--- design/flow/config.mk ---
export PLATFORM = sky130hd
export DESIGN_NAME = mipse
export DESIGN_NICKNAME = mipse
export VERILOG_FILES = /design/flow/design.v
export SDC_FILE = /design/flow/constraint.sdc
export NUM_CORES = 4
export LEC_CHECK = 0
export ABC_AREA = 1
export CAP_MARGIN = 20
export CELL_PAD_IN_SITES_DETAIL_PLACEMENT = 0
export CELL_PAD_IN_SITES_GLOBAL_PLACEMENT = 0
export CORE_ASPECT_RATIO = 1.1
export CORE_MARGIN = 3
export CORE_UTILIZATION = 52
export CTS_CLUSTER_SIZE = 26
export PLACE_DENSITY_LB_ADDON = 0.18
export SLEW_MARGIN = 20
export TNS_END_PERCENT = 90
--- design/flow/constraint.sdc ---
create_clock -name core_clock -period 5.5 [get_ports {clk}]
set_input_delay 1.1000 -clock core_clock [delete_from_list [all_inputs] [get_ports {clk}]]
set_output_delay 1.1000 -clock core_clock [all_outputs]
set_load 0.01 [all_outputs]
--- design/flow/design.v ---
module alu (
  input [32-1:0] a, b, 
  input [6-1:0] s,
  output [32-1:0] y,
  output zero );
  assign y = s==6'b100000 ? a+b:
	  s==6'b100010 ? a-b:
	  s==6'b100100 ? a & b:
	  s==6'b100101 ? a | b:
	  s==6'b100110 ? a ^ b:
	  s==6'b100111 ? ~ (a | b):
	  b;
  assign zero = (y == 32'b0);
endmodule
module rfile (
 input clk,
 input [5-1:0] a1, a2, a3,
 output [32-1:0] rd1, rd2,
 input [32-1:0] wd3,
 input we3);
	reg [32-1:0] rf[0:32-1];
	assign rd1 = |a1 == 0 ? 0 : rf[a1];
	assign rd2 = |a2 == 0 ? 0 : rf[a2];
	always @(negedge clk) 
		if(we3) rf[a3] <= wd3;
endmodule
module mipse(
input clk, rst_n,
input [32-1:0] instr,
input [32-1:0] readdata,
output reg [32-1:0] pc,
output [32-1:0] aluout,
output [32-1:0] writedata,
output memwrite);
reg [32-1:0] pcplus4D ;
wire [32-1:0] pcplus4F ;
wire [32-1:0] pcbranchD ;
reg [32-1:0] instrD ;
wire stall;
wire btakenD;
assign pcplus4F = pc + 4;
always @(posedge clk or negedge rst_n)
begin 
   if(!rst_n) instrD <= 0;
   else if(!stall) instrD <= instr;
end
always @(posedge clk or negedge rst_n)
begin 
   if(!rst_n) pcplus4D <= 0;
   else if(!stall) pcplus4D <= pcplus4F;
end
always @(posedge clk or negedge rst_n)
begin 
   if(!rst_n) pc <= 0;
   else if(!stall & btakenD)
     pc <= pcbranchD;
   else if(!stall)
     pc <= pcplus4F;
end
wire [5-1:0] rsD, rdD, rtD, cadrW;
wire [6-1:0] opcodeD;
wire [5-1:0] shamtD;
wire [6-1:0] funcD;
wire sw_opD, addi_opD, lw_opD, alu_opD;
wire lui_opD, ori_opD, beq_opD, bne_opD, branchD;
wire grade_opD;
wire regwriteD, memtoregD;
wire [6-1:0] alucomD;
wire [16-1:0] immD;
reg [5-1:0] writeregW;
wire [32-1:0] rd1D, rd2D, rd1fD, rd2fD;
wire memwriteD;
wire slti_opD;
reg [5-1:0] rsE, rtE, rdE;
wire [32-1:0] signimmD;
reg [32-1:0] signimmE, rd1E, rd2E;
wire [32-1:0] resultW;
reg [6-1:0] alucomE;
reg regwriteE, memtoregE, alusrcE, regdstE;
reg memtoregM;
reg memwriteE;
reg regwriteW;
reg [5-1:0] writeregM;
reg regwriteM;
reg [32-1:0] aluoutM;
wire mult_opD;
reg mult_opE;
wire [32-1:0] multoutE;
reg grade_opE;
wire [2:0] gradeoutE;
reg slti_opE;
wire [5-1:0] writeregE;
wire lwstall, branchstall;
assign {opcodeD, rsD, rtD, rdD, shamtD, funcD} = instrD;
assign immD = instrD[16-1:0];
assign sw_opD = (opcodeD == 6'b101011);
assign lw_opD = (opcodeD == 6'b100011);
assign alu_opD = (opcodeD == 6'b000000) & (
		(funcD[5:3] == 3'b100)|(funcD == 6'b011000) );
assign mult_opD = (opcodeD == 6'b000000) & (funcD == 6'b011000);
assign addi_opD = (opcodeD == 6'b001000);
assign ori_opD = (opcodeD == 6'b001101);
assign lui_opD = (opcodeD == 6'b001111);
assign grade_opD = (opcodeD == 6'b101100);
assign slti_opD = (opcodeD == 6'b001010);
assign beq_opD = (opcodeD == 6'b000100);
assign bne_opD = (opcodeD == 6'b000101);
assign branchD = beq_opD | bne_opD;
assign memwriteD = sw_opD | grade_opD;
rfile rfile_1(.clk(clk), .rd1(rd1D), .a1(rsD), .rd2(rd2D), .a2(rtD),
    .wd3(resultW), .a3(writeregW), .we3(regwriteW));
assign alucomD = (addi_opD|lw_opD|sw_opD|grade_opD) ?
		6'b100000: ori_opD ? 6'b100101:
		(lui_opD) ? 6'b000001: (slti_opD) ? 6'b100010: funcD;
assign regwriteD = lw_opD | alu_opD | lui_opD | addi_opD | ori_opD | slti_opD ;
assign memtoregD = lw_opD ;
assign lwstall = ( (rsD == rtE) | (rtD == rtE) ) & memtoregE ;
assign branchstall = (branchD & regwriteE & (writeregE == rsD | writeregE == rtD)) |
				(branchD & memtoregM & (writeregM == rsD | writeregM == rtD)) ;
assign stall = lwstall | branchstall;
assign rd1fD = (rsD !=0) & (rsD == writeregM) & regwriteM  ? aluoutM: rd1D ;
assign rd2fD = (rtD !=0) & (rtD == writeregM) & regwriteM  ? aluoutM: rd2D ;
assign btakenD = beq_opD & (rd1fD == rd2fD) | bne_opD & (rd1fD != rd2fD);
assign signimmD = ori_opD ?  {16'b0,immD} :
				lui_opD ? {immD, 16'b0} :
				{{16{immD[15]}},immD} ;
assign pcbranchD = pcplus4D + {signimmD[29:0],2'b00};
always @(posedge clk) begin
  if(!stall) begin
	slti_opE <= slti_opD;
	grade_opE <= grade_opD;
	mult_opE <= mult_opD;
	rd1E <= rd1fD;
	rd2E <= rd2fD;
	signimmE <= signimmD;
	alucomE <= alucomD;
	alusrcE <= ~alu_opD;
	regdstE <= alu_opD;  end
end
always @(posedge clk or negedge rst_n) begin
	if(!rst_n) begin
		rsE <= 0;
		rtE <= 0;
		rdE <= 0;
		memtoregE <= 0;
		regwriteE <= 0;
		memwriteE <= 0; end
	else if(stall) begin
		rsE <= 0;
		rtE <= 0;
		rdE <= 0;
		memtoregE <= 0;
		regwriteE <= 0;
		memwriteE <= 0; end
	else begin
		rsE <= rsD;
		rtE <= rtD;
		rdE <= rdD;
		memtoregE <= memtoregD;
		regwriteE <= regwriteD;
		memwriteE <= memwriteD; end
end
wire [32-1:0] srcaE, writedataE, srcbE, aluoutE;
reg [32-1:0] writedataM;
reg memwriteM;
assign srcaE = regwriteM & rsE!=0 & writeregM == rsE  ? aluoutM :
				regwriteW & rsE!=0 & writeregW == rsE ? resultW : rd1E;
assign writedataE = regwriteM & rtE!=0 & writeregM == rtE ? aluoutM :
				regwriteW & rtE!=0 & writeregW == rtE ? resultW : rd2E;
assign srcbE = alusrcE ? signimmE : writedataE;
assign writeregE = regdstE ? rdE: rtE;
assign multoutE = srcaE * srcbE;
assign gradeoutE =
	(writedataE >= 85) ? 5:
	(writedataE < 85 && writedataE >= 60) ? 4:
	(writedataE < 60 && writedataE >= 40) ? 3:
	(writedataE < 40 && writedataE >= 10) ? 2:
	1;
alu alu_1(.a(srcaE), .b(srcbE), .s(alucomE), .y(aluoutE));
always @(posedge clk) begin
	if(slti_opE) aluoutM <= {31'b0,aluoutE[31]};
	else if(mult_opE) aluoutM <= multoutE;
	else aluoutM <= aluoutE;
		memtoregM <= memtoregE;
	if(grade_opE) writedataM <= {{(32-3){1'b0}}, gradeoutE};
	else writedataM <= writedataE;
		writeregM <= writeregE;
end
always @(posedge clk or negedge rst_n) begin
	if(!rst_n) begin
		regwriteM <= 0;
		memwriteM <= 0; end
	else begin
		regwriteM <= regwriteE;
		memwriteM <= memwriteE; end
end
reg [32-1:0] readdataW, aluoutW;
reg memtoregW;
assign aluout = aluoutM;
assign writedata = writedataM;
assign memwrite = memwriteM;
always @(posedge clk) begin
	readdataW <= readdata;
	aluoutW <= aluoutM;
	memtoregW <= memtoregM;
	writeregW <= writeregM;
end
always @(posedge clk or negedge rst_n) begin
	if(!rst_n) 
		regwriteW <= 0;
	else 
		regwriteW <= regwriteM;
end
assign resultW = memtoregW ? readdataW: aluoutW;
endmodule
--- design/flow/run.sh ---
#!/bin/bash
# the make line also repeats each setting of config.mk as NAME=value (left out here)
make -C /OpenROAD-flow-scripts/flow DESIGN_CONFIG=/design/flow/config.mk WORK_HOME=/design/flow/orfs CLKGATE_MAP_FILE= finish
==> results of run 1 <==
what timing repair did:
| item | CTS | global route |
|---|---|---|
| gates cloned | 5 | 2 |
| hold buffers | 0 | 0 |
| setup endpoints to repair | 60 | 61 |
| pin swaps | 70 | 75 |
| buffers inserted | 31 | 11 |
| resized | 208 | 147 |
cell type report:
| type | count | area [um2] | share of cell area (%) |
|---|---|---|---|
| diodes | 12 | 30.0 | 0.0268 |
| clock buffers | 175 | 4140 | 3.69 |
| clock inverters | 1133 | 4860 | 4.33 |
| inverters | 1318 | 5040 | 4.49 |
| multi-input cells | 6836 | 43800 | 39.0 |
| flip-flops and latches | 1388 | 39700 | 35.4 |
| well taps | 2240 | 2800 | 2.50 |
| repair buffers | 1267 | 11800 | 10.5 |
layer usage:
layer	GRT usage [%]	part of all wire [%]	routed length (um)	up-vias
li1	-	-	-	38100
met5	0	0.015	56	-
met1	49.7	36	135000	41100
met3	10.7	11	40400	1445
met4	30.8	7.9	29900	10
met2	66.4	46	173000	5710
==> results_dict.tcl, run 1 <==
# metrics dict for downstream scripts
set metrics [dict create \
    htreeDepth 4 \
    fp_nets 10900 \
    r2r_end "aluoutM[27]$_SDFF_PP0_" \
    netlist_area_mm2 0.0890 \
    dp.cells 13000 \
    grtUsageTotal_pct 41.9 \
    clock_skew_ns 0.0653 \
    die_x_um 400 \
    ys_types 62 \
    crit_end "aluoutM[27]$_SDFF_PP0_" \
    io_pins 163 \
    post-route-drc-count 0 \
    ys_seq_share_pct 44.6 \
    clockRootBuffer "clkbuf_16" \
    slowest_stage "fa_1" \
    die_h_um 440 \
    fin_ws_ns -2.52 \
    antenna_left 0 \
    dp_slack_ns -2.94 \
    so_faults "setup timing" \
    synth-edff-count 1131 \
    worst_setup_path_start_kind "flop" \
    postSynthAreaPerCell_um2 8.75 \
    reg2regPathDepth 35 \
    vias_per_cell 6.01 \
    yosys_warnings 2 \
    clock_latency_ns 0.83 \
    setup.worst_path.class "reg -> reg" \
    synth-seq-cells 1388 \
    cts_tree "done" \
    cp.buffers_inverters 9 \
    timing.fmax_ghz 0.125 \
    vias 86300 \
    period_used_pct 146 \
    fp-row-count 158 \
    ys_top_cells_by_area "edfxtp_1, fa_1, nand2_1" \
    simple_gate_share_pct 17.0 \
    cts_buffer_depth 3 \
    cp.arrival_ns 8.74 \
    crit_cells 35 \
    logic_family "simple AND/OR/NAND/NOR gates" \
    fin_crit_ns 8.02 \
    area_growth_pct 26.0 \
    crit_start "regwriteW$_DFF_PN0_" \
    drt-initial-drc-count 11400 \
    dpl_cell_area_mm2 0.101 \
    fp_util_pct 52.5 \
    finalNetCount 12700 \
    critPathTopFamily "adder cells" \
    hold-worst-slack_ns 0.311 \
    r2r_start "regwriteW$_DFF_PN0_" \
    gp_congestion 1.08 \
    xor_area_share_pct 1.56 \
    fin_util_pct 66.2 \
    slew_headroom_pct 27.4 \
    numCtsBuffers 155 \
    grt_max_degree 143 \
    maxSlewViolCount 0 \
    status "finished with violations" \
    slowest_delay_ns 0.57 \
    common_cells "nand2_1, inv_1, edfxtp_1" \
    rsz0062_at_grt "true" \
    yosys-stat-cells 10200 \
    antenna_found_initial 15 \
    cp.required_ns 6.22 \
    die_area_mm2 0.176 \
    reg2reg_slack_ns -2.52 \
    ys_sh_adder_pct 12.7 \
    tns_ns -59.85 \
    largest_area_cell "edfxtp_1" \
    worst_hold_path_type "in -> async" \
    finalSetupViolations 60 \
    nFillCells 13800 \
    grt_pass1_vias 85700 \
    clkSlewWorstSetupHoldPaths_ns 0.06 \
    post_drt_wl_per_cell_um 26.3 \
    synth-compound-area-share_pct 15.4 \
    synth_top_cell_by_count "nand2_1" \
    gr-total-overflow 0 \
    warnings 1126 \
    cts_sinks 1388 \
    stdcell_count 14400 \
    place.port_buffers 162 \
    grt_pass1_wl_um 543000 \
    post_synth_mux_area_share_pct 0 \
    hold_viol_final 0 \
    syn_inst 10200 \
    worstSetupEndpointType "flop" \
    drt_pre_antenna_iters 9 \
    synthFlopType "edfxtp_1" \
    ys_area_mm2 0.0890 \
    critical_path.max_fanout 24 \
    synth_top_area_share_pct 38.2 \
    wirelength_um 378000 \
    core_area_mm2 0.169 \
    fin_area_mm2 0.112 \
    hpwl_um 263000 \
    drv_cap 0 \
    path_common_cell "fa_1" \
    async_flop_share_pct 8.43 \
    tightest_slew_ns 1.09 \
]
==> run 2, diff against run 1 <==
- ABC_AREA: 1 -> default
- CELL_PAD_IN_SITES_DETAIL_PLACEMENT: 0 -> 1
- CORE_ASPECT_RATIO: 1.1 -> default
- CORE_MARGIN: 3 -> 2
- CORE_UTILIZATION: 52 -> 41
- CTS_CLUSTER_DIAMETER: default -> 25
- CTS_CLUSTER_SIZE: 26 -> default
- GPL_ROUTABILITY_DRIVEN: default -> 0
- GPL_TIMING_DRIVEN: default -> 1
- MAX_ROUTING_LAYER: default -> met4
- MIN_ROUTING_LAYER: default -> met1
- PLACE_DENSITY_LB_ADDON: 0.18 -> default
- SETUP_SLACK_MARGIN: default -> -0.85
- SLEW_MARGIN: 20 -> 25
- TNS_END_PERCENT: 90 -> 85
- clock period: 5.5 -> 10.0 ns (I/O delays scaled with it)
==> results_dict.tcl, run 2 <==
# metrics dict for downstream scripts
set metrics [dict create \
    status "finished with violations" \
    so_faults "setup timing" \
    antenna_left 0 \
    grt_max_degree 122 \
    core_area_mm2 0.205 \
    yosys-stat-cells 6290 \
    drt_pre_antenna_iters 6 \
    clockRootBuffer "clkbuf_16" \
    cts_sinks 1388 \
    warnings 1095 \
    hold-worst-slack_ns 0.360 \
    drt-initial-drc-count 8204 \
    finalSetupViolations 5 \
    place.port_buffers 162 \
    finalNetCount 8461 \
    hold_depth 0 \
    r2r_start "writeregW[2]$_DFF_P_" \
    hpwl_um 211000 \
    nFillCells 20600 \
    ys_sh_adder_pct 13.4 \
    r2r_end "aluoutM[31]$_SDFF_PP0_" \
    slowest_stage "dfxtp_1" \
    cts_tree "done" \
    common_cells "edfxtp_1, mux4_2, inv_1" \
    fin_crit_ns 10.33 \
    ys_area_mm2 0.0846 \
    io_pins 163 \
    post-route-drc-count 0 \
    gr-total-overflow 0 \
    largest_area_cell "edfxtp_1" \
    slew_headroom_pct 17.7 \
    reg2reg_slack_ns -0.33 \
    synthFlopType "edfxtp_1" \
    synth-compound-area-share_pct 6.66 \
    cts_buffer_depth 4 \
    async_flop_share_pct 8.43 \
    wirelength_um 351000 \
    slowest_delay_ns 0.65 \
    vias_per_cell 6.21 \
    crit_start "writeregW[2]$_DFF_P_" \
    synth_top_area_share_pct 40.1 \
    period_used_pct 103 \
    grt_pass1_vias 75400 \
    die_area_mm2 0.210 \
    die_x_um 458 \
    die_h_um 458 \
    setup.worst_path.class "reg -> reg" \
    fp_util_pct 41.3 \
    area_growth_pct 26.4 \
    worst_hold_path_type "reg -> reg" \
    clock_skew_ns 0.122 \
    crit_cells 35 \
    grt_pass1_wl_um 506000 \
    critical_path.max_fanout 11 \
    htreeDepth 5 \
    worst_setup_path_start_kind "flop" \
    post_synth_mux_area_share_pct 19.0 \
    crit_end "aluoutM[31]$_SDFF_PP0_" \
    timing.fmax_ghz 0.0968 \
    synth-edff-count 1131 \
    cp.required_ns 10.80 \
    hold_viol_final 0 \
    cp.buffers_inverters 7 \
    logic_family "multiplexers" \
    ctsHoldBuffers 0 \
    synth_top_cell_by_count "edfxtp_1" \
    tightest_slew_ns 1.22 \
    worstSetupEndpointType "flop" \
    fp_nets 7015 \
    postSynthAreaPerCell_um2 13.5 \
    path_common_cell "fa_1" \
    clkSlewWorstSetupHoldPaths_ns 0.04 \
    ys_top_cells_by_area "edfxtp_1, mux4_2, fa_1" \
    ys_seq_share_pct 46.9 \
    dp_slack_ns -0.0320 \
    cp.arrival_ns 11.13 \
    fp-row-count 166 \
    yosys_warnings 2 \
    critPathTopFamily "adder cells" \
    reg2regPathDepth 35 \
    synth-seq-cells 1388 \
    post_cts_resized 0 \
    numCtsBuffers 365 \
    antenna_found_initial 12 \
    netlist_area_mm2 0.0846 \
    vias 66600 \
    xor_area_share_pct 2.53 \
    syn_inst 6290 \
    drv_cap 0 \
    post_drt_wl_per_cell_um 32.8 \
    grtUsageTotal_pct 34.3 \
    cts_setup_buffers 0 \
    fin_ws_ns -0.325 \
    holdCritStartpoint "memtoregM$_DFF_P_" \
    clock_latency_ns 1.00 \
    maxSlewViolCount 0 \
    simple_gate_share_pct 6.99 \
    ys_types 93 \
    whs_endpoint "memtoregW$_DFF_P_" \
]
[run 2: metrics by stage]
step                setup TNS, ns  utilization, %  cell area [um2]  cells
finish                      -1.05            52.2           107000  10700
global route                -3.27            52.2           107000  10700
CTS                        -0.342            52.2           107000  10700
detailed placement        -0.0535            44.3            90700   9034
global placement                0            44.2            90600   9030
floorplan                       0               -            84600   6290
[run 2: area by class of cell]
type / count / area (um2) / area share (%)
antenna: 11 / 27.5 / 0.0257
clock buffer: 415 / 9760 / 9.13
clock inverter: 1259 / 6440 / 6.02
inverter: 588 / 2210 / 2.06
multi-input combinational: 3922 / 41400 / 38.7
sequential: 1388 / 39700 / 37.2
tap: 2688 / 3360 / 3.15
timing repair buffer: 447 / 4000 / 3.74
[run 2: routing by layer]
metal	routed length (um)	vias up	GRT usage (%)
met3	37300	1524	10.6
met1	119000	34100	37.3
met2	165000	4755	52.2
met4	29400	0	27.1
met5	0	-	-
li1	-	26200	-
==> run 3, diff against run 2 <==
- ABC_AREA: default -> 1
- CAP_MARGIN: 20 -> 30
- CELL_PAD_IN_SITES_DETAIL_PLACEMENT: 1 -> 2
- CELL_PAD_IN_SITES_GLOBAL_PLACEMENT: 0 -> 2
- CORE_ASPECT_RATIO: default -> 1.1
- CORE_MARGIN: 2 -> 3
- CORE_UTILIZATION: 41 -> 20
- CTS_CLUSTER_DIAMETER: 25 -> default
- CTS_CLUSTER_SIZE: default -> 53
- GPL_ROUTABILITY_DRIVEN: 0 -> 1
- HOLD_SLACK_MARGIN: default -> 0.11
- MIN_ROUTING_LAYER: met1 -> met2
- PLACE_DENSITY_LB_ADDON: default -> 0.02
- SETUP_SLACK_MARGIN: -0.85 -> 1.0
- SLEW_MARGIN: 25 -> 20
- TNS_END_PERCENT: 85 -> 95
- clock period: 10.0 -> 7.18 ns (I/O delays scaled with it)
==> results_dict.tcl, run 3 <==
# metrics dict for downstream scripts
set metrics [dict create \
    hold_depth 0 \
    crit_end "aluoutM[23]$_SDFF_PP0_" \
    gp_congestion 1.01 \
    core_area_mm2 0.443 \
    dp_slack_ns -1.70 \
    simple_gate_share_pct 17.0 \
    fin_ws_ns -1.30 \
    fin_util_pct 27.5 \
    synth-compound-area-share_pct 15.4 \
    dpl_cell_area_mm2 0.107 \
    tns_ns -20.56 \
    warnings 1148 \
    so_faults "setup timing" \
    rsz0062_at_grt "true" \
    hold-worst-slack_ns 0.364 \
    drt_pre_antenna_iters 9 \
    slew_headroom_pct 29.4 \
    common_cells "nand2_1, inv_1, edfxtp_1" \
    postSynthAreaPerCell_um2 8.75 \
    slowest_delay_ns 0.60 \
    area_growth_pct 37.0 \
    synth-edff-count 1131 \
    worst_hold_path_type "reg -> reg" \
    vias 117000 \
    clockRootBuffer "clkbuf_16" \
    ys_sh_adder_pct 12.7 \
    holdCritStartpoint "memwriteE$_DFF_PN0_" \
    yosys_warnings 2 \
    drv_cap 0 \
    cp.required_ns 8.06 \
    setup.worst_path.class "reg -> reg" \
    antenna_left 0 \
    status "finished with violations" \
    io_pins 163 \
    largest_area_cell "edfxtp_1" \
    nFillCells 49900 \
    cts_buffer_depth 4 \
    fp_nets 10900 \
    fp-row-count 256 \
    grt_pass1_wl_um 792000 \
    timing.fmax_ghz 0.118 \
    grt_max_degree 211 \
    worst_setup_path_start_kind "flop" \
    antenna_found_initial 2 \
    ys_types 62 \
    ys_top_cells_by_area "edfxtp_1, fa_1, nand2_1" \
    fin_area_mm2 0.122 \
    slowest_stage "fa_1" \
    whs_endpoint "memwriteM$_DFF_PN0_" \
    ys_area_mm2 0.0890 \
    tightest_slew_ns 1.06 \
    synth_top_cell_by_count "nand2_1" \
    yosys-stat-cells 10200 \
    logic_family "simple AND/OR/NAND/NOR gates" \
    cts_tree "done" \
    post_synth_mux_area_share_pct 0 \
    maxSlewViolCount 0 \
    ctsHoldBuffers 0 \
    reg2regPathDepth 43 \
    post-route-drc-count 0 \
    async_flop_share_pct 8.43 \
    critical_path.max_fanout 8 \
    fin_crit_ns 8.48 \
    grt_pass1_vias 138000 \
    die_x_um 642 \
    hpwl_um 404000 \
    post_drt_wl_per_cell_um 32.2 \
    reg2reg_slack_ns -1.30 \
    crit_start "writeregW[2]$_DFF_P_" \
    gr-total-overflow 0 \
    syn_inst 10200 \
    vias_per_cell 6.40 \
    wirelength_um 589000 \
    r2r_start "writeregW[2]$_DFF_P_" \
    numCtsBuffers 198 \
    place.port_buffers 162 \
    clock_latency_ns 0.97 \
    ys_seq_share_pct 44.6 \
    die_area_mm2 0.453 \
    drt-initial-drc-count 16100 \
    synth_top_area_share_pct 38.2 \
    grtUsageTotal_pct 39.6 \
    finalNetCount 12900 \
    clkSlewWorstSetupHoldPaths_ns 0.08 \
    hold_viol_final 0 \
    netlist_area_mm2 0.0890 \
    path_common_cell "buf_6" \
    xor_area_share_pct 1.56 \
    htreeDepth 4 \
    cp.arrival_ns 9.36 \
    period_used_pct 118 \
    finalSetupViolations 22 \
    r2r_end "aluoutM[23]$_SDFF_PP0_" \
    crit_cells 43 \
    cp.buffers_inverters 17 \
    cts_sinks 1388 \
    fp_util_pct 20.1 \
    worstSetupEndpointType "flop" \
    synth-seq-cells 1388 \
    critPathTopFamily "adder cells" \
    synthFlopType "edfxtp_1" \
    clock_skew_ns 0.0947 \
    die_h_um 706 \
]
## run 3: what timing repair did
item	in CTS	in global routing
endpoints found under the setup margin	246	182
gates resized	412	354
cloned	5	10
buffers inserted	55	73
pin swaps	150	138
## run 3: metal layers
metal  global-route usage [%]  up-vias  part of all wire, %
li1                         -    38300                    -
met1                        -    39200                    0
met2                     46.4    37000                   53
met3                     50.9     2630                   42
met4                     6.15        0                  4.8
met5                        -        -                    0
## run 3: per-stage QoR
step,cells
2_1_floorplan,10200
3_3_place_gp,16700
3_5_place_dp,16700
4_1_cts,18100
5_1_grt,18200
6_report,18300
## run 3: area by class of cell
| cell class | count | area, um2 | area share [%] |
|---|---|---|---|
| Inverter | 1318 | 5100 | 4.19 |
| Clock inverter | 1148 | 4930 | 4.04 |
| Tap cell | 5934 | 7420 | 6.09 |
| Multi-Input combinational cell | 6834 | 45000 | 36.9 |
| Antenna cell | 62 | 155 | 0.127 |
| Clock buffer | 222 | 5240 | 4.30 |
| Timing Repair Buffer | 1394 | 14300 | 11.8 |
| Sequential cell | 1388 | 39700 | 32.6 |
==> run 4, diff against run 3 <==
- CAP_MARGIN: 30 -> 20
- CELL_PAD_IN_SITES_DETAIL_PLACEMENT: 2 -> default
- CELL_PAD_IN_SITES_GLOBAL_PLACEMENT: 2 -> default
- CORE_ASPECT_RATIO: 1.1 -> default
- CORE_MARGIN: 3 -> 2
- CORE_UTILIZATION: 20 -> 64
- CTS_CLUSTER_SIZE: 53 -> 95
- GPL_ROUTABILITY_DRIVEN: 1 -> default
- GPL_TIMING_DRIVEN: 1 -> default
- HOLD_SLACK_MARGIN: 0.11 -> default
- MAX_ROUTING_LAYER: met4 -> default
- MIN_ROUTING_LAYER: met2 -> default
- PLACE_DENSITY: default -> 0.44
- PLACE_DENSITY_LB_ADDON: 0.02 -> default
- SETUP_SLACK_MARGIN: 1.0 -> default
- TNS_END_PERCENT: 95 -> default
- clock period: 7.18 -> 5.68 ns (I/O delays scaled with it)
==> results_dict.tcl, run 4 <==
# metrics dict for downstream scripts
set metrics [dict create \
    gp_congestion 1.14 \
    hpwl_um 254000 \
    post_synth_mux_area_share_pct 0 \
    ys_types 62 \
    async_flop_share_pct 8.43 \
    ys_top_cells_by_area "edfxtp_1, fa_1, nand2_1" \
    xor_area_share_pct 1.56 \
    synth-seq-cells 1388 \
    die_area_mm2 0.142 \
    die_x_um 377 \
    dp.cells 12500 \
    yosys-stat-cells 10200 \
    io_pins 163 \
    synth_top_area_share_pct 38.2 \
    synth-edff-count 1131 \
    ys_area_mm2 0.0890 \
    place.port_buffers 162 \
    ys_seq_share_pct 44.6 \
    fp_nets 10900 \
    yosys_warnings 2 \
    netlist_area_mm2 0.0890 \
    ys_sh_adder_pct 12.7 \
    largest_area_cell "edfxtp_1" \
    cts_buffer_depth 3 \
    core_area_mm2 0.138 \
    clockRootBuffer "clkbuf_16" \
    syn_inst 10200 \
    synthFlopType "edfxtp_1" \
    status "stopped before the end" \
    logic_family "simple AND/OR/NAND/NOR gates" \
    fp-row-count 136 \
    fp_util_pct 64.6 \
    numCtsBuffers 149 \
    htreeDepth 4 \
    ctsHoldBuffers 0 \
    postSynthAreaPerCell_um2 8.75 \
    simple_gate_share_pct 17.0 \
    cts_sinks 1388 \
    die_h_um 377 \
    synth_top_cell_by_count "nand2_1" \
    haltStage "global routing" \
    common_cells "nand2_1, inv_1, edfxtp_1" \
    synth-compound-area-share_pct 15.4 \
]
run 4: per-stage QoR:
| step | TNS, ns | setup WS [ns] | cell area, um2 |
|---|---|---|---|
| 4_1_cts | -54.15 | -2.29 | 110000 |
| 2_1_floorplan | -24.03 | -1.64 | 90000 |
| 3_3_place_gp | -56.33 | -2.58 | 99600 |
| 3_5_place_dp | -64.00 | -2.66 | 99600 |
run 4: repair_timing:
item	CTS
pin swaps	78
gates resized	193
hold endpoints to repair	0
endpoints found under the setup margin	59
buffers inserted	28
gates cloned	2
==> run 5, diff against run 4 <==
- ABC_AREA: 1 -> default
- CORE_UTILIZATION: 64 -> 68
- CTS_CLUSTER_SIZE: 95 -> 39
- PLACE_DENSITY: 0.44 -> default
- PLACE_DENSITY_LB_ADDON: default -> 0.04
- SETUP_SLACK_MARGIN: default -> 2.29
- clock period: 5.68 -> 7.98 ns (I/O delays scaled with it)
==> results_dict.tcl, run 5 <==
# metrics dict for downstream scripts
set metrics [dict create \
    status "stopped before the end" \
    haltStage "global routing" \
    first-error "[ERROR GRT-0232] Routing congestion too high. Check the congestion heatmap in the GUI." \
    clockRootBuffer "clkbuf_16" \
    synth-edff-count 1131 \
    io_pins 163 \
    ys_area_mm2 0.0846 \
    netlist_area_mm2 0.0846 \
    htreeDepth 4 \
    synth_top_cell_by_count "edfxtp_1" \
    fp-row-count 129 \
    fp_nets 7015 \
    die_x_um 357 \
    post_synth_mux_area_share_pct 19.0 \
    ctsHoldBuffers 0 \
    synth-compound-area-share_pct 6.66 \
    ys_seq_share_pct 46.9 \
    gr-total-overflow 180 \
    synth_top_area_share_pct 40.1 \
    grtUsageTotal_pct 78.5 \
    common_cells "edfxtp_1, mux4_2, inv_1" \
    dpl_cell_area_mm2 0.0931 \
    die_h_um 357 \
    fp_util_pct 68.4 \
    ys_sh_adder_pct 13.4 \
    xor_area_share_pct 2.53 \
    ys_types 93 \
    core_area_mm2 0.124 \
    largest_area_cell "edfxtp_1" \
    yosys_warnings 2 \
    synth-seq-cells 1388 \
    yosys-stat-cells 6290 \
    numCtsBuffers 148 \
    cts_sinks 1388 \
    ys_top_cells_by_area "edfxtp_1, mux4_2, fa_1" \
    die_area_mm2 0.127 \
    gp_congestion 1.10 \
    simple_gate_share_pct 6.99 \
    dp.cells 8402 \
    syn_inst 6290 \
    async_flop_share_pct 8.43 \
    logic_family "multiplexers" \
    postSynthAreaPerCell_um2 13.5 \
    synthFlopType "edfxtp_1" \
    place.port_buffers 162 \
    cts_buffer_depth 3 \
    hpwl_um 216000 \
]
-- run 5: metrics by stage --
stage	TNS, ns	setup slack (ns)
detailed placement	-29.76	-1.43
CTS	-18.99	-1.04
global placement	-19.20	-1.13
floorplan	-3.77	-0.574
-- run 5: per-layer routing --
layer	GRT usage [%]	overflow
met3	67.8	3
met2	90.7	93
met5	44.5	1
met4	75.2	81
met1	79.4	2
-- run 5: repair_timing --
action / CTS
pin swaps: 124
gates resized: 354
endpoints found under the setup margin: 1623
hold endpoints to repair: 0
gates cloned: 5
setup buffers: 63
==> run 6, diff against run 5 <==
- CORE_UTILIZATION: 68 -> 72
- PLACE_DENSITY_LB_ADDON: 0.04 -> 0.28
- SETUP_SLACK_MARGIN: 2.29 -> default
- clock period: 7.98 -> 8.61 ns (I/O delays scaled with it)
==> results_dict.tcl, run 6 <==
# metrics dict for downstream scripts
set metrics [dict create \
    xor_area_share_pct 2.53 \
    ys_area_mm2 0.0846 \
    synth_top_area_share_pct 40.1 \
    synth-compound-area-share_pct 6.66 \
    ys_seq_share_pct 46.9 \
    yosys-stat-cells 6290 \
    netlist_area_mm2 0.0846 \
    postSynthAreaPerCell_um2 13.5 \
    htreeDepth 4 \
    synth_top_cell_by_count "edfxtp_1" \
    largest_area_cell "edfxtp_1" \
    cts_buffer_depth 3 \
    fp_nets 7015 \
    core_area_mm2 0.116 \
    post_synth_mux_area_share_pct 19.0 \
    logic_family "multiplexers" \
    fp_util_pct 72.7 \
    first-error "[ERROR GRT-0116] Global routing finished with congestion. Check the congestion regions in the DRC Viewer." \
    yosys_warnings 2 \
    io_pins 163 \
    die_x_um 347 \
    hpwl_um 230000 \
    haltStage "global routing" \
    ys_sh_adder_pct 13.4 \
    die_h_um 347 \
    cts_sinks 1388 \
    die_area_mm2 0.120 \
    synthFlopType "edfxtp_1" \
    grtUsageTotal_pct 90.3 \
    fp-row-count 125 \
    numCtsBuffers 147 \
    place.port_buffers 162 \
    synth-edff-count 1131 \
    clockRootBuffer "clkbuf_16" \
    syn_inst 6290 \
    gr-total-overflow 1054 \
    dpl_cell_area_mm2 0.0919 \
    dp.cells 8171 \
    simple_gate_share_pct 6.99 \
    dp_slack_ns -0.875 \
    ys_top_cells_by_area "edfxtp_1, mux4_2, fa_1" \
    gp_congestion 1.09 \
    async_flop_share_pct 8.43 \
    synth-seq-cells 1388 \
    ctsHoldBuffers 0 \
    common_cells "edfxtp_1, mux4_2, inv_1" \
    ys_types 93 \
    status "stopped before the end" \
]
[run 6: per-stage QoR]
| stage | utilization, % | setup TNS, ns |
|---|---|---|
| floorplan | - | -0.000441 |
| global placement | 79.0 | -6.63 |
| detailed placement | 79.0 | -19.64 |
| CTS | 88.2 | -7.50 |
[run 6: metal layers]
layer | overflow | global-route usage, %
met1 | 179 | 90.2
met2 | 407 | 97.8
met3 | 154 | 84.2
met4 | 286 | 88.4
met5 | 28 | 71.3
[run 6: repair_timing]
| action | CTS |
|---|---|
| setup endpoints to repair | 49 |
| pin swaps | 77 |
| buffers inserted | 51 |
| gates resized | 295 |
| gates cloned | 9 |
==> run 7, diff against run 6 <==
- CORE_UTILIZATION: 72 -> 9
- CTS_CLUSTER_SIZE: 39 -> default
- PLACE_DENSITY_LB_ADDON: 0.28 -> default
- clock period: 8.61 -> 15.3 ns (I/O delays scaled with it)
==> results_dict.tcl, run 7 <==
# metrics dict for downstream scripts
set metrics [dict create \
    status "complete, no violations" \
    cp.required_ns 15.95 \
    cts_buffer_depth 3 \
    antenna_left 0 \
    logic_family "multiplexers" \
    post_synth_mux_area_share_pct 19.0 \
    cts_sinks 1388 \
    critical_path.max_fanout 37 \
    core_area_mm2 0.939 \
    worst_hold_path_type "reg -> reg" \
    crit_end "pc[4]$_DFFE_PN0P_" \
    post_drt_wl_per_cell_um 16.4 \
    fp_util_pct 9.02 \
    die_x_um 974 \
    clockRootBuffer "clkbuf_16" \
    warnings 1096 \
    numCtsBuffers 157 \
    gr-total-overflow 0 \
    common_cells "edfxtp_1, mux4_2, inv_1" \
    drt-initial-drc-count 7499 \
    path_common_cell "o21ai_0" \
    finalSetupViolations 0 \
    cp.arrival_ns 13.45 \
    ys_types 93 \
    crit_start "rfile_1.rf[14][5]$_DFFE_NP_" \
    clock_skew_ns 0.0640 \
    crit_chain "mux4_2, mux4_2, inv_1, o21ai_0, a22o_1, xor2_1, nor4_1, nand4_1, nor2_1, xnor2_1, nor2b_4, buf_4, o21ai_0, o21ai_0, a22oi_1" \
    grtUsageTotal_pct 6.66 \
    ys_sh_adder_pct 13.4 \
    hpwl_um 223000 \
    postSynthAreaPerCell_um2 13.5 \
    r2r_start "rfile_1.rf[14][5]$_DFFE_NP_" \
    tns_ns 0 \
    largest_area_cell "edfxtp_1" \
    reg2reg_slack_ns 2.51 \
    post-route-drc-count 0 \
    critPathTopFamily "simple AND/OR/NAND/NOR gates" \
    fp-row-count 356 \
    cts_tree "done" \
    tightest_slew_ns 1.14 \
    netlist_area_mm2 0.0846 \
    worstSetupEndpointType "flop" \
    post_cts_resized 0 \
    r2r_end "pc[4]$_DFFE_PN0P_" \
    drt_pre_antenna_iters 12 \
    antenna_found_initial 61 \
    place.port_buffers 162 \
    area_growth_pct 31.7 \
    slowest_stage "nor2b_4" \
    clock_latency_ns 0.83 \
    htreeDepth 4 \
    rsz0062_at_grt "false" \
    gp_congestion 0.901 \
    die_area_mm2 0.948 \
    holdCritStartpoint "memtoregM$_DFF_P_" \
    ys_seq_share_pct 46.9 \
    maxSlewViolCount 0 \
    yosys-stat-cells 6290 \
    synthFlopType "edfxtp_1" \
    hold_depth 0 \
    grt_pass1_wl_um 461000 \
    synth_top_cell_by_count "edfxtp_1" \
    crit_cells 15 \
    clkSlewWorstSetupHoldPaths_ns 0.06 \
    hold_viol_final 0 \
    slowest_delay_ns 0.74 \
    finalNetCount 8161 \
    synth_top_area_share_pct 40.1 \
    ys_area_mm2 0.0846 \
    simple_gate_share_pct 6.99 \
    synth-edff-count 1131 \
    slew_headroom_pct 23.6 \
    setup.worst_path.class "reg -> reg" \
    synth-compound-area-share_pct 6.66 \
    vias_per_cell 3.06 \
    syn_inst 6290 \
    wirelength_um 330000 \
    vias 61600 \
    async_flop_share_pct 8.43 \
    grt_pass1_vias 63700 \
    synth-seq-cells 1388 \
    drv_cap 0 \
    worst_setup_path_start_kind "flop" \
    grt_max_degree 212 \
    ctsHoldBuffers 0 \
    whs_endpoint "memtoregW$_DFF_P_" \
    cts_setup_buffers 0 \
    xor_area_share_pct 2.53 \
    reg2regPathDepth 15 \
    hold-worst-slack_ns 0.370 \
    ys_top_cells_by_area "edfxtp_1, mux4_2, fa_1" \
    fp_nets 7015 \
    yosys_warnings 2 \
    die_h_um 974 \
    cp.buffers_inverters 2 \
    io_pins 163 \
]
-- run 7: stage by stage --
stage / util, % / instance area [um2] / setup WS (ns) / std cells
finish: 11.9 / 111000 / 2.51 / 20100
detailed placement: 10.9 / 102000 / 2.51 / 18800
global placement: 10.9 / 102000 / 2.50 / 18800
floorplan: - / 84600 / 4.31 / 6290
global route: 11.9 / 111000 / 2.38 / 20100
CTS: 11.9 / 111000 / 2.57 / 20100
-- run 7: per-layer routing --
layer | vias up | GRT usage [%] | part of all wire, %
met5 | - | 0 | 0.014
met4 | 6 | 3.95 | 6.5
met3 | 947 | 1.68 | 9.7
met2 | 3907 | 11.2 | 48
met1 | 31300 | 7.67 | 36
li1 | 25400 | - | -
-- run 7: area by class of cell --
type                    instances  area (um2)
diodes                         12        30.0
clock buffers                 176        4190
clock inverters              1135        5030
fillers                    106000      827000
inverters                     588        2210
multi-input cells            3922       41400
flip-flops and latches       1388       39700
well taps                   12500       15700
repair buffers                355        3180
==> run 8, diff against run 7 <==
- CELL_PAD_IN_SITES_DETAIL_PLACEMENT: default -> 1
- CORE_MARGIN: 2 -> 6
- CORE_UTILIZATION: 9 -> 27
- CTS_CLUSTER_SIZE: default -> 31
- GPL_ROUTABILITY_DRIVEN: default -> 1
- PLACE_DENSITY: default -> 0.78
- SETUP_SLACK_MARGIN: default -> 1.25
- clock period: 15.3 -> 11.2 ns (I/O delays scaled with it)
==> results_dict.tcl, run 8 <==
# metrics dict for downstream scripts
set metrics [dict create \
    status "stopped before the end" \
    haltStage "global routing" \
    first-error "[ERROR GRT-0232] Routing congestion too high. Check the congestion heatmap in the GUI." \
    ys_area_mm2 0.0846 \
    hpwl_um 230000 \
    synth-seq-cells 1388 \
    gp_congestion 0.986 \
    place.port_buffers 162 \
    synth-compound-area-share_pct 6.66 \
    yosys_warnings 2 \
    syn_inst 6290 \
    ys_types 93 \
    netlist_area_mm2 0.0846 \
    common_cells "edfxtp_1, mux4_2, inv_1" \
    synth_top_area_share_pct 40.1 \
    gr-total-overflow 101 \
    synthFlopType "edfxtp_1" \
    die_h_um 572 \
    cts_buffer_depth 3 \
    clockRootBuffer "clkbuf_16" \
    synth-edff-count 1131 \
    simple_gate_share_pct 6.99 \
    ctsHoldBuffers 0 \
    dpl_cell_area_mm2 0.0917 \
    fp-row-count 205 \
    logic_family "multiplexers" \
    yosys-stat-cells 6290 \
    grtUsageTotal_pct 36.4 \
    largest_area_cell "edfxtp_1" \
    htreeDepth 4 \
    dp_slack_ns 0.537 \
    io_pins 163 \
    fp_nets 7015 \
    ys_sh_adder_pct 13.4 \
    ys_top_cells_by_area "edfxtp_1, mux4_2, fa_1" \
    ys_seq_share_pct 46.9 \
    synth_top_cell_by_count "edfxtp_1" \
    cts_sinks 1388 \
    postSynthAreaPerCell_um2 13.5 \
    die_area_mm2 0.327 \
    post_synth_mux_area_share_pct 19.0 \
    numCtsBuffers 146 \
    fp_util_pct 27.1 \
    xor_area_share_pct 2.53 \
    core_area_mm2 0.312 \
    async_flop_share_pct 8.43 \
    die_x_um 572 \
]
-- run 8: layer usage --
metal,GRT overflow,global-route usage (%)
met3,6,33.0
met1,7,32.5
met4,44,36.3
met2,44,44.4
met5,0,27.5
-- run 8: through the flow --
stage | hold WS, ns | std cells | utilization (%)
floorplan | 0.325 | 6290 | -
global placement | 0.352 | 10400 | 29.4
detailed placement | 0.387 | 10400 | 29.4
CTS | 0.400 | 11700 | 32.5
-- run 8: timing repair --
action,in CTS
pin swaps,25
setup endpoints to repair,47
buffers inserted,48
resized,130
hold endpoints to repair,0
gates cloned,3
==> run 9, diff against run 8 <==
- CELL_PAD_IN_SITES_DETAIL_PLACEMENT: 1 -> default
- CORE_MARGIN: 6 -> 2
- CORE_UTILIZATION: 27 -> 66
- CTS_CLUSTER_DIAMETER: default -> 208
- CTS_CLUSTER_SIZE: 31 -> default
- GPL_ROUTABILITY_DRIVEN: 1 -> default
- HOLD_SLACK_MARGIN: default -> -0.09
- MAX_ROUTING_LAYER: default -> met4
- PLACE_DENSITY: 0.78 -> default
- SETUP_SLACK_MARGIN: 1.25 -> 0.84
- TNS_END_PERCENT: default -> 5
- clock period: 11.2 -> 9.48 ns (I/O delays scaled with it)
==> results_dict.tcl, run 9 <==
# metrics dict for downstream scripts
set metrics [dict create \
    synthFlopType "edfxtp_1" \
    fp-row-count 131 \
    netlist_area_mm2 0.0846 \
    synth-seq-cells 1388 \
    die_h_um 362 \
    common_cells "edfxtp_1, mux4_2, inv_1" \
    place.port_buffers 162 \
    cts_buffer_depth 3 \
    syn_inst 6290 \
    dpl_cell_area_mm2 0.0903 \
    async_flop_share_pct 8.43 \
    simple_gate_share_pct 6.99 \
    htreeDepth 4 \
    io_pins 163 \
    synth-compound-area-share_pct 6.66 \
    synth-edff-count 1131 \
    ys_seq_share_pct 46.9 \
    haltStage "global routing" \
    synth_top_area_share_pct 40.1 \
    xor_area_share_pct 2.53 \
    ys_sh_adder_pct 13.4 \
    cts_sinks 1388 \
    ys_types 93 \
    largest_area_cell "edfxtp_1" \
    yosys_warnings 2 \
    gp_congestion 1.09 \
    die_area_mm2 0.131 \
    yosys-stat-cells 6290 \
    synth_top_cell_by_count "edfxtp_1" \
    postSynthAreaPerCell_um2 13.5 \
    post_synth_mux_area_share_pct 19.0 \
    clockRootBuffer "clkbuf_16" \
    die_x_um 362 \
    core_area_mm2 0.127 \
    ys_top_cells_by_area "edfxtp_1, mux4_2, fa_1" \
    logic_family "multiplexers" \
    dp.cells 8113 \
    ys_area_mm2 0.0846 \
    fp_util_pct 66.4 \
    dp_slack_ns -0.274 \
    fp_nets 7015 \
    status "stopped before the end" \
    numCtsBuffers 144 \
    hpwl_um 218000 \
]
run 9: what timing repair did:
| action | in CTS |
|---|---|
| gates cloned | 4 |
| setup endpoints to repair | 50 |
| pin swaps | 40 |
| gates resized | 168 |
| setup buffers | 43 |
| hold buffers | 0 |
run 9: per-stage QoR:
step | hold WS [ns]
after CTS | 0.355
after global placement | 0.342
after detailed placement | 0.345
after floorplan | 0.325
==> run 10, diff against run 9 <==
- ABC_AREA: default -> 1
- CELL_PAD_IN_SITES_DETAIL_PLACEMENT: default -> 0
- CELL_PAD_IN_SITES_GLOBAL_PLACEMENT: default -> 0
- CORE_ASPECT_RATIO: default -> 1.1
- CORE_MARGIN: 2 -> 3
- CORE_UTILIZATION: 66 -> 68
- CTS_CLUSTER_DIAMETER: 208 -> 232
- CTS_CLUSTER_SIZE: default -> 15
- HOLD_SLACK_MARGIN: -0.09 -> default
- MAX_ROUTING_LAYER: met4 -> default
- SETUP_SLACK_MARGIN: 0.84 -> -0.0
- TNS_END_PERCENT: 5 -> 90
- clock period: 9.48 -> 6.85 ns (I/O delays scaled with it)
==> results_dict.tcl, run 10 <==
# metrics dict for downstream scripts
set metrics [dict create \
    fp_nets 10900 \
    logic_family "simple AND/OR/NAND/NOR gates" \
    xor_area_share_pct 1.56 \
    dp.cells 12200 \
    fp_util_pct 68.8 \
    fp-row-count 138 \
    first-error "[ERROR GRT-0232] Routing congestion too high. Check the congestion heatmap in the GUI." \
    hpwl_um 242000 \
    synth-edff-count 1131 \
    yosys-stat-cells 10200 \
    post_synth_mux_area_share_pct 0 \
    clockRootBuffer "clkbuf_16" \
    ys_seq_share_pct 44.6 \
    io_pins 163 \
    dp_slack_ns -1.73 \
    yosys_warnings 2 \
    status "stopped before the end" \
    synth-compound-area-share_pct 15.4 \
    synth-seq-cells 1388 \
    haltStage "global routing" \
    numCtsBuffers 103 \
    synthFlopType "edfxtp_1" \
    ys_types 62 \
    place.port_buffers 162 \
    largest_area_cell "edfxtp_1" \
    synth_top_cell_by_count "nand2_1" \
    htreeDepth 3 \
    ctsHoldBuffers 0 \
    common_cells "nand2_1, inv_1, edfxtp_1" \
    netlist_area_mm2 0.0890 \
    grtUsageTotal_pct 84.6 \
    simple_gate_share_pct 17.0 \
    cts_buffer_depth 3 \
    postSynthAreaPerCell_um2 8.75 \
    ys_top_cells_by_area "edfxtp_1, fa_1, nand2_1" \
    async_flop_share_pct 8.43 \
    die_area_mm2 0.135 \
    core_area_mm2 0.129 \
    syn_inst 10200 \
    die_h_um 385 \
    ys_area_mm2 0.0890 \
    die_x_um 351 \
    synth_top_area_share_pct 38.2 \
    cts_sinks 1388 \
    gr-total-overflow 464 \
    ys_sh_adder_pct 12.7 \
    gp_congestion 1.14 \
]
run 10: routing by layer:
metal / overflow / GRT usage [%]
met3: 56 / 74.1
met5: 19 / 52.4
met2: 182 / 95.3
met1: 64 / 84.8
met4: 143 / 85.4
run 10: timing repair:
action                     4_1_cts
gates resized                  258
setup endpoints to repair       52
setup buffers                   75
gates cloned                     4
pin swaps                      116
run 10: through the flow:
step / TNS [ns] / util (%) / hold WS [ns] / area [um2]
after floorplan: -2.04 / - / 0.331 / 89900
after global placement: -21.92 / 75.6 / 0.337 / 97800
after detailed placement: -24.05 / 75.6 / 0.338 / 97800
after CTS: -15.21 / 82.2 / 0.354 / 106000
==> run 11, diff against run 10 <==
- ABC_AREA: 1 -> default
- CELL_PAD_IN_SITES_DETAIL_PLACEMENT: 0 -> default
- CELL_PAD_IN_SITES_GLOBAL_PLACEMENT: 0 -> default
- CORE_ASPECT_RATIO: 1.1 -> default
- CORE_MARGIN: 3 -> 2
- CORE_UTILIZATION: 68 -> 44
- CTS_CLUSTER_DIAMETER: 232 -> default
- CTS_CLUSTER_SIZE: 15 -> default
- SETUP_SLACK_MARGIN: -0.0 -> default
- TNS_END_PERCENT: 90 -> default
- clock period: 6.85 -> 5.81 ns (I/O delays scaled with it)
==> results_dict.tcl, run 11 <==
# metrics dict for downstream scripts
set metrics [dict create \
    cp.buffers_inverters 9 \
    grtUsageTotal_pct 31.1 \
    hpwl_um 215000 \
    worstSetupEndpointType "flop" \
    worst_setup_path_start_kind "flop" \
    cp.required_ns 6.53 \
    xor_area_share_pct 2.53 \
    path_common_cell "fa_1" \
    simple_gate_share_pct 6.99 \
    reg2reg_slack_ns -3.09 \
    logic_area_mm2 0.0435 \
    place.port_buffers 162 \
    synth_top_cell_by_count "edfxtp_1" \
    stdcell_count 11000 \
    clock_latency_ns 0.84 \
    worst_hold_path_type "reg -> reg" \
    finalNetCount 9038 \
    maxSlewViolCount 0 \
    gp_congestion 0.993 \
    cts_buffer_depth 3 \
    cts_sinks 1388 \
    die_area_mm2 0.196 \
    r2r_end "aluoutM[25]$_SDFF_PP0_" \
    largest_area_cell "edfxtp_1" \
    ys_top_cells_by_area "edfxtp_1, mux4_2, fa_1" \
    synth-edff-count 1131 \
    ys_seq_share_pct 46.9 \
    critPathTopFamily "adder cells" \
    grt_pass1_wl_um 441000 \
    cts_tree "done" \
    clock_skew_ns 0.0808 \
    io_pins 163 \
    gr-total-overflow 0 \
    synth_top_area_share_pct 40.1 \
    setup.worst_path.class "reg -> reg" \
    timing.fmax_ghz 0.112 \
    hold_viol_final 0 \
    post_drt_wl_per_cell_um 28.2 \
    die_x_um 443 \
    yosys_warnings 2 \
    status "finished with violations" \
    hold_depth 0 \
    antenna_found_initial 5 \
    holdCritStartpoint "memwriteE$_DFF_PN0_" \
    period_used_pct 153 \
    fin_crit_ns 8.90 \
    crit_end "aluoutM[25]$_SDFF_PP0_" \
    ctsHoldBuffers 0 \
    common_cells "edfxtp_1, mux4_2, inv_1" \
    synth-seq-cells 1388 \
    slowest_delay_ns 0.58 \
    grt_pass1_vias 66600 \
    clockRootBuffer "clkbuf_16" \
    post_synth_mux_area_share_pct 19.0 \
    vias_per_cell 5.82 \
    async_flop_share_pct 8.43 \
    crit_cells 34 \
    fin_util_pct 57.1 \
    fp_nets 7015 \
    r2r_start "rtE[4]$_DFF_PN0_" \
    tns_ns -97.04 \
    ys_sh_adder_pct 13.4 \
    drv_cap 0 \
    logic_family "multiplexers" \
    warnings 1099 \
    netlist_area_mm2 0.0846 \
    dpl_cell_area_mm2 0.0967 \
    area_growth_pct 28.7 \
    crit_start "rtE[4]$_DFF_PN0_" \
    fin_area_mm2 0.109 \
    yosys-stat-cells 6290 \
    so_faults "setup timing" \
    rsz0062_at_grt "true" \
    finalSetupViolations 59 \
    fp-row-count 160 \
    dp.cells 9560 \
    slowest_stage "fa_2" \
    nFillCells 15500 \
    drt_pre_antenna_iters 6 \
    vias 63800 \
    tightest_slew_ns 1.03 \
    core_area_mm2 0.191 \
    slew_headroom_pct 31.4 \
    die_h_um 443 \
    drt-initial-drc-count 6593 \
    fp_util_pct 44.4 \
    fin_ws_ns -3.09 \
    clkSlewWorstSetupHoldPaths_ns 0.07 \
    reg2regPathDepth 34 \
    wirelength_um 309000 \
    synth-compound-area-share_pct 6.66 \
    ys_types 93 \
    flop_area_mm2 0.0397 \
    htreeDepth 4 \
    syn_inst 6290 \
    synthFlopType "edfxtp_1" \
    ys_area_mm2 0.0846 \
    numCtsBuffers 155 \
    grt_max_degree 151 \
    postSynthAreaPerCell_um2 13.5 \
    cp.arrival_ns 9.61 \
    critical_path.max_fanout 6 \
    antenna_left 0 \
    post-route-drc-count 0 \
    dp_slack_ns -3.35 \
    whs_endpoint "memwriteM$_DFF_PN0_" \
]
-- run 11: per-layer routing --
metal,up-vias,part of all wire (%),GRT usage [%]
met5,-,0,0
li1,27200,-,-
met2,3248,49,51.1
met4,0,6.5,19.9
met1,32600,37,37.7
met3,745,7.6,6.11
-- run 11: cell type report --
class / instances / area share (%)
Antenna cell: 3 / 0.00689
Tap cell: 2511 / 2.89
Inverter: 588 / 2.08
Timing Repair inverter: 2 / 0.0230
Timing Repair Buffer: 1232 / 10.1
Clock buffer: 170 / 3.71
Clock inverter: 1136 / 4.77
Multi-Input combinational cell: 3922 / 39.9
Sequential cell: 1388 / 36.5
-- run 11: what timing repair did --
item,CTS,global route
resized,247,244
gates cloned,11,1
pin swaps,80,112
setup buffers,49,41
endpoints found under the setup margin,59,60
hold endpoints to repair,0,0
-- run 11: through the flow --
stage / hold slack [ns]
floorplan: 0.325
global placement: 0.339
detailed placement: 0.337
CTS: 0.351
global route: 0.354
finish: 0.350
==> run 12, diff against run 11 <==
- ABC_AREA: default -> 0
- CELL_PAD_IN_SITES_DETAIL_PLACEMENT: default -> 0
- CELL_PAD_IN_SITES_GLOBAL_PLACEMENT: default -> 0
- CORE_ASPECT_RATIO: default -> 1.1
- CORE_MARGIN: 2 -> 3
- CORE_UTILIZATION: 44 -> 67
- CTS_CLUSTER_SIZE: default -> 26
- PLACE_DENSITY: default -> 0.66
- TNS_END_PERCENT: default -> 90
- clock period: 5.81 -> 5.5 ns (I/O delays scaled with it)
==> results_dict.tcl, run 12 <==
# metrics dict for downstream scripts
set metrics [dict create \
    dpl_cell_area_mm2 0.0956 \
    yosys-stat-cells 6290 \
    ys_seq_share_pct 46.9 \
    ys_area_mm2 0.0846 \
    ys_types 93 \
    fp_util_pct 67.6 \
    synthFlopType "edfxtp_1" \
    gp_congestion 1.08 \
    ys_top_cells_by_area "edfxtp_1, mux4_2, fa_1" \
    yosys_warnings 2 \
    hpwl_um 223000 \
    status "stopped before the end" \
    ctsHoldBuffers 0 \
    dp_slack_ns -3.74 \
    first-error "[ERROR GRT-0232] Routing congestion too high. Check the congestion heatmap in the GUI." \
    synth_top_cell_by_count "edfxtp_1" \
    simple_gate_share_pct 6.99 \
    numCtsBuffers 146 \
    largest_area_cell "edfxtp_1" \
    cts_sinks 1388 \
    syn_inst 6290 \
    die_area_mm2 0.131 \
    post_synth_mux_area_share_pct 19.0 \
    haltStage "global routing" \
    die_h_um 379 \
    clockRootBuffer "clkbuf_16" \
    fp_nets 7015 \
    xor_area_share_pct 2.53 \
    cts_buffer_depth 3 \
    place.port_buffers 162 \
    die_x_um 345 \
    synth_top_area_share_pct 40.1 \
    postSynthAreaPerCell_um2 13.5 \
    synth-compound-area-share_pct 6.66 \
    logic_family "multiplexers" \
    async_flop_share_pct 8.43 \
    gr-total-overflow 224 \
    htreeDepth 4 \
    grtUsageTotal_pct 79.9 \
    synth-seq-cells 1388 \
    fp-row-count 136 \
    ys_sh_adder_pct 13.4 \
    synth-edff-count 1131 \
    netlist_area_mm2 0.0846 \
    io_pins 163 \
    common_cells "edfxtp_1, mux4_2, inv_1" \
    core_area_mm2 0.125 \
    dp.cells 8636 \
]
==> run 12: timing repair <==
item | in CTS
resized | 269
setup endpoints to repair | 61
gates cloned | 6
buffers inserted | 48
pin swaps | 76
==> run 12: stage by stage <==
step	util (%)	setup TNS [ns]
floorplan	-	-77.75
global placement	76.3	-110.21
detailed placement	76.3	-123.76
CTS	84.6	-117.73
==> run 12: per-layer routing <==
layer | overflow | global-route usage [%]
met4 | 71 | 77.2
met5 | 1 | 46.8
met3 | 14 | 70.4
met2 | 127 | 91.4
met1 | 11 | 80.1
==> run 13, diff against run 12 <==
- ABC_AREA: 0 -> 1
- CORE_MARGIN: 3 -> 2
- CORE_UTILIZATION: 67 -> 72
- CTS_CLUSTER_DIAMETER: default -> 336
- CTS_CLUSTER_SIZE: 26 -> 72
- PLACE_DENSITY: 0.66 -> 0.36
- SETUP_SLACK_MARGIN: default -> 3.72
- SLEW_MARGIN: 20 -> 10
- clock period: 5.5 -> 12.8 ns (I/O delays scaled with it)
==> results_dict.tcl, run 13 <==
# metrics dict for downstream scripts
set metrics [dict create \
    status "stopped before the end" \
    haltStage "global routing" \
    first-error "[ERROR GRT-0232] Routing congestion too high. Check the congestion heatmap in the GUI." \
    ys_sh_adder_pct 12.7 \
    cts_sinks 1388 \
    gr-total-overflow 210 \
    htreeDepth 1 \
    dp_slack_ns 2.63 \
    die_area_mm2 0.126 \
    core_area_mm2 0.123 \
    numCtsBuffers 23 \
    fp_nets 10900 \
    ys_seq_share_pct 44.6 \
    async_flop_share_pct 8.43 \
    synthFlopType "edfxtp_1" \
    cts_buffer_depth 3 \
    yosys_warnings 2 \
    die_h_um 373 \
    simple_gate_share_pct 17.0 \
    io_pins 163 \
    gp_congestion 1.09 \
    ys_types 62 \
    fp_util_pct 72.4 \
    place.port_buffers 162 \
    netlist_area_mm2 0.0890 \
    synth-seq-cells 1388 \
    synth-edff-count 1131 \
    die_x_um 339 \
    synth-compound-area-share_pct 15.4 \
    post_synth_mux_area_share_pct 0 \
    clockRootBuffer "clkbuf_16" \
    xor_area_share_pct 1.56 \
    grtUsageTotal_pct 77.0 \
    yosys-stat-cells 10200 \
    largest_area_cell "edfxtp_1" \
    logic_family "simple AND/OR/NAND/NOR gates" \
    ys_area_mm2 0.0890 \
    syn_inst 10200 \
    ys_top_cells_by_area "edfxtp_1, fa_1, nand2_1" \
    fp-row-count 135 \
    postSynthAreaPerCell_um2 8.75 \
    ctsHoldBuffers 0 \
    synth_top_area_share_pct 38.2 \
    hpwl_um 223000 \
    synth_top_cell_by_count "nand2_1" \
    common_cells "nand2_1, inv_1, edfxtp_1" \
]
==> run 13: through the flow <==
stage	cell area (um2)	hold slack [ns]	std cells	utilization [%]
floorplan	89000	0.331	10200	-
global placement	91600	0.338	11500	74.5
detailed placement	91600	0.340	11500	74.5
CTS	97600	0.375	12600	79.4
==> run 13: per-layer routing <==
metal | GRT overflow | track usage, %
met1 | 6 | 79.4
met2 | 96 | 92.4
met3 | 13 | 61.3
met4 | 93 | 73.3
met5 | 2 | 32.4
==> run 13: what timing repair did <==
| action | CTS |
|---|---|
| setup buffers | 50 |
| resized | 195 |
| pin swaps | 53 |
| endpoints found under the setup margin | 561 |
| cloned | 15 |
==> run 14, diff against run 13 <==
- ABC_AREA: 1 -> 0
- CELL_PAD_IN_SITES_DETAIL_PLACEMENT: 0 -> 2
- CELL_PAD_IN_SITES_GLOBAL_PLACEMENT: 0 -> default
- CORE_ASPECT_RATIO: 1.1 -> default
- CORE_UTILIZATION: 72 -> 32
- CTS_CLUSTER_DIAMETER: 336 -> 246
- CTS_CLUSTER_SIZE: 72 -> default
- GPL_ROUTABILITY_DRIVEN: default -> 0
- MIN_ROUTING_LAYER: default -> met2
- PLACE_DENSITY: 0.36 -> 0.87
- SETUP_SLACK_MARGIN: 3.72 -> 0.42
- SLEW_MARGIN: 10 -> 0
- TNS_END_PERCENT: 90 -> 30
- clock period: 12.8 -> 9.42 ns (I/O delays scaled with it)
==> results_dict.tcl, run 14 <==
# metrics dict for downstream scripts
set metrics [dict create \
    clockRootBuffer "clkbuf_16" \
    synth-edff-count 1131 \
    simple_gate_share_pct 6.99 \
    synth-compound-area-share_pct 6.66 \
    hpwl_um 461000 \
    netlist_area_mm2 0.0846 \
    gr-total-overflow 28000 \
    dp_slack_ns -3.37 \
    numCtsBuffers 154 \
    ys_seq_share_pct 46.9 \
    ys_area_mm2 0.0846 \
    haltStage "global routing" \
    yosys_warnings 2 \
    synthFlopType "edfxtp_1" \
    cts_sinks 1388 \
    synth_top_area_share_pct 40.1 \
    status "stopped before the end" \
    die_x_um 518 \
    first-error "[ERROR GRT-0116] Global routing finished with congestion. Check the congestion regions in the DRC Viewer." \
    async_flop_share_pct 8.43 \
    die_h_um 518 \
    ys_types 93 \
    die_area_mm2 0.269 \
    logic_family "multiplexers" \
    core_area_mm2 0.263 \
    xor_area_share_pct 2.53 \
    ys_top_cells_by_area "edfxtp_1, mux4_2, fa_1" \
    grtUsageTotal_pct 107 \
    yosys-stat-cells 6290 \
    fp_nets 7015 \
    syn_inst 6290 \
    fp_util_pct 32.2 \
    place.port_buffers 162 \
    post_synth_mux_area_share_pct 19.0 \
    htreeDepth 4 \
    cts_buffer_depth 3 \
    largest_area_cell "edfxtp_1" \
    common_cells "edfxtp_1, mux4_2, inv_1" \
    ys_sh_adder_pct 13.4 \
    io_pins 163 \
    fp-row-count 188 \
    synth-seq-cells 1388 \
    synth_top_cell_by_count "edfxtp_1" \
    postSynthAreaPerCell_um2 13.5 \
]
run 14: per-stage QoR:
step / instances / cell area (um2)
after CTS: 11400 / 105000
after detailed placement: 9985 / 92600
after floorplan: 6290 / 84600
after global placement: 9985 / 92600
run 14: routing by layer:
layer / overflow / GRT usage (%)
met5: 1490 / 104
met1: - / -
met4: 3732 / 92.5
met2: 11400 / 108
met3: 11400 / 114
run 14: timing repair:
item	CTS
gates resized	611
cloned	2
endpoints found under the hold margin	0
pin swaps	103
buffers inserted	93
hold buffers	0
endpoints found under the setup margin	57
